==> run M <==
==> flow/design.v <==
module softmax_4 (
    input wire clk,
    input wire reset,
    input wire start,
    input wire [15:0] in0, in1, in2, in3,     
    output reg [7:0] out0, out1, out2, out3, 
    output reg done
);
    parameter IDLE = 2'd0, EXP = 2'd1, DIVIDE = 2'd2, DONE = 2'd3;
    reg [1:0] state;
    reg [15:0] exp0, exp1, exp2, exp3;
    wire [17:0] sum_exp;
    reg [7:0] result0, result1, result2, result3;
    always @(posedge clk or posedge reset) begin
        if (reset)
            state <= IDLE;
        else begin
            case (state)
                IDLE:    state <= (start) ? EXP : IDLE;
                EXP:     state <= DIVIDE;
                DIVIDE:  state <= DONE;
                DONE:    state <= IDLE;
                default: state <= IDLE;
            endcase
        end
    end
    wire [31:0] x_sq0, x_sq1, x_sq2, x_sq3;
    assign x_sq0 = in0 * in0;
    assign x_sq1 = in1 * in1;
    assign x_sq2 = in2 * in2;
    assign x_sq3 = in3 * in3;
    assign sum_exp = exp0 + exp1 + exp2 + exp3;
    always @(posedge clk) begin
        if (reset) begin
            exp0 <= 0; exp1 <= 0; exp2 <= 0; exp3 <= 0;
            done <= 0;
        end else begin
            case (state)
                EXP: begin
                    exp0 <= 16'd256 + in0 + (x_sq0 >> 9);
                    exp1 <= 16'd256 + in1 + (x_sq1 >> 9);
                    exp2 <= 16'd256 + in2 + (x_sq2 >> 9);
                    exp3 <= 16'd256 + in3 + (x_sq3 >> 9);
                end
                DIVIDE: begin
                    if (sum_exp != 0) begin
                        result0 <= ({8'd0, exp0} * 24'd255) / sum_exp;
                        result1 <= ({8'd0, exp1} * 24'd255) / sum_exp;
                        result2 <= ({8'd0, exp2} * 24'd255) / sum_exp;
                        result3 <= ({8'd0, exp3} * 24'd255) / sum_exp;
                    end else begin
                        result0 <= 0;
                        result1 <= 0;
                        result2 <= 0;
                        result3 <= 0;
                    end
                end
                DONE: begin
                    out0 <= result0;
                    out1 <= result1;
                    out2 <= result2;
                    out3 <= result3;
                    done <= 1;
                end
                default: begin
                    done <= 0;
                end
            endcase
        end
    end
endmodule
==> flow/run.sh <==
#!/bin/bash
# the make line also repeats each setting of config.mk as NAME=value (left out here)
make -C /OpenROAD-flow-scripts/flow DESIGN_CONFIG=/design/flow/config.mk WORK_HOME=/design/flow/orfs CLKGATE_MAP_FILE= finish
==> flow/config.mk <==
export PLATFORM = sky130hd
export DESIGN_NAME = softmax_4
export DESIGN_NICKNAME = softmax_4
export VERILOG_FILES = /design/flow/design.v
export SDC_FILE = /design/flow/constraint.sdc
export NUM_CORES = 4
export LEC_CHECK = 0
export ABC_AREA = 1
export CAP_MARGIN = 30
export CELL_PAD_IN_SITES_DETAIL_PLACEMENT = 2
export CELL_PAD_IN_SITES_GLOBAL_PLACEMENT = 1
export CORE_ASPECT_RATIO = 1.41
export CORE_MARGIN = 2
export CORE_UTILIZATION = 40
export CTS_CLUSTER_DIAMETER = 390
export CTS_CLUSTER_SIZE = 61
export GPL_ROUTABILITY_DRIVEN = 0
export MAX_ROUTING_LAYER = met5
export PLACE_DENSITY_LB_ADDON = 0.28
export SLEW_MARGIN = 0
export TNS_END_PERCENT = 35
==> flow/constraint.sdc <==
create_clock -name core_clock -period 49.7 [get_ports {clk}]
set_input_delay 9.9400 -clock core_clock [delete_from_list [all_inputs] [get_ports {clk}]]
set_output_delay 9.9400 -clock core_clock [all_outputs]
set_load 0.01 [all_outputs]
==> inputs of run R, as changes to run M <==
==> flow/config.mk (replaced) <==
export PLATFORM = sky130hd
export DESIGN_NAME = softmax_4
export DESIGN_NICKNAME = softmax_4
export VERILOG_FILES = /design/flow/design.v
export SDC_FILE = /design/flow/constraint.sdc
export NUM_CORES = 4
export LEC_CHECK = 0
export CAP_MARGIN = 20
export CORE_MARGIN = 2
export CORE_UTILIZATION = 40
export CTS_CLUSTER_DIAMETER = 372
export CTS_CLUSTER_SIZE = 98
export SLEW_MARGIN = 5
export TNS_END_PERCENT = 20
==> flow/constraint.sdc (replaced) <==
create_clock -name core_clock -period 60.0 [get_ports {clk}]
set_input_delay 12.0000 -clock core_clock [delete_from_list [all_inputs] [get_ports {clk}]]
set_output_delay 12.0000 -clock core_clock [all_outputs]
set_load 0.01 [all_outputs]
==> inputs of run D, as changes to run M <==
==> flow/config.mk (replaced) <==
export PLATFORM = sky130hd
export DESIGN_NAME = softmax_4
export DESIGN_NICKNAME = softmax_4
export VERILOG_FILES = /design/flow/design.v
export SDC_FILE = /design/flow/constraint.sdc
export NUM_CORES = 4
export LEC_CHECK = 0
export CAP_MARGIN = 20
export CORE_MARGIN = 2
export CORE_UTILIZATION = 70
export CTS_CLUSTER_SIZE = 36
export SLEW_MARGIN = 20
==> flow/constraint.sdc (replaced) <==
create_clock -name core_clock -period 17.0 [get_ports {clk}]
set_input_delay 3.4000 -clock core_clock [delete_from_list [all_inputs] [get_ports {clk}]]
set_output_delay 3.4000 -clock core_clock [all_outputs]
set_load 0.01 [all_outputs]
==> comparison <==
Run R finished with timing, DRC and antenna clean. Run D stopped in clock tree synthesis (4_1_cts) with DPL-0033. Run M died in detailed placement (3_5_place_dp), error DPL-0033.
Die size: run M > run R > run D.
In area after synthesis, run D and run R do not differ.
Between run M and run R, the lower synthesized cell count is in run R (gap 18%, measured against run R).
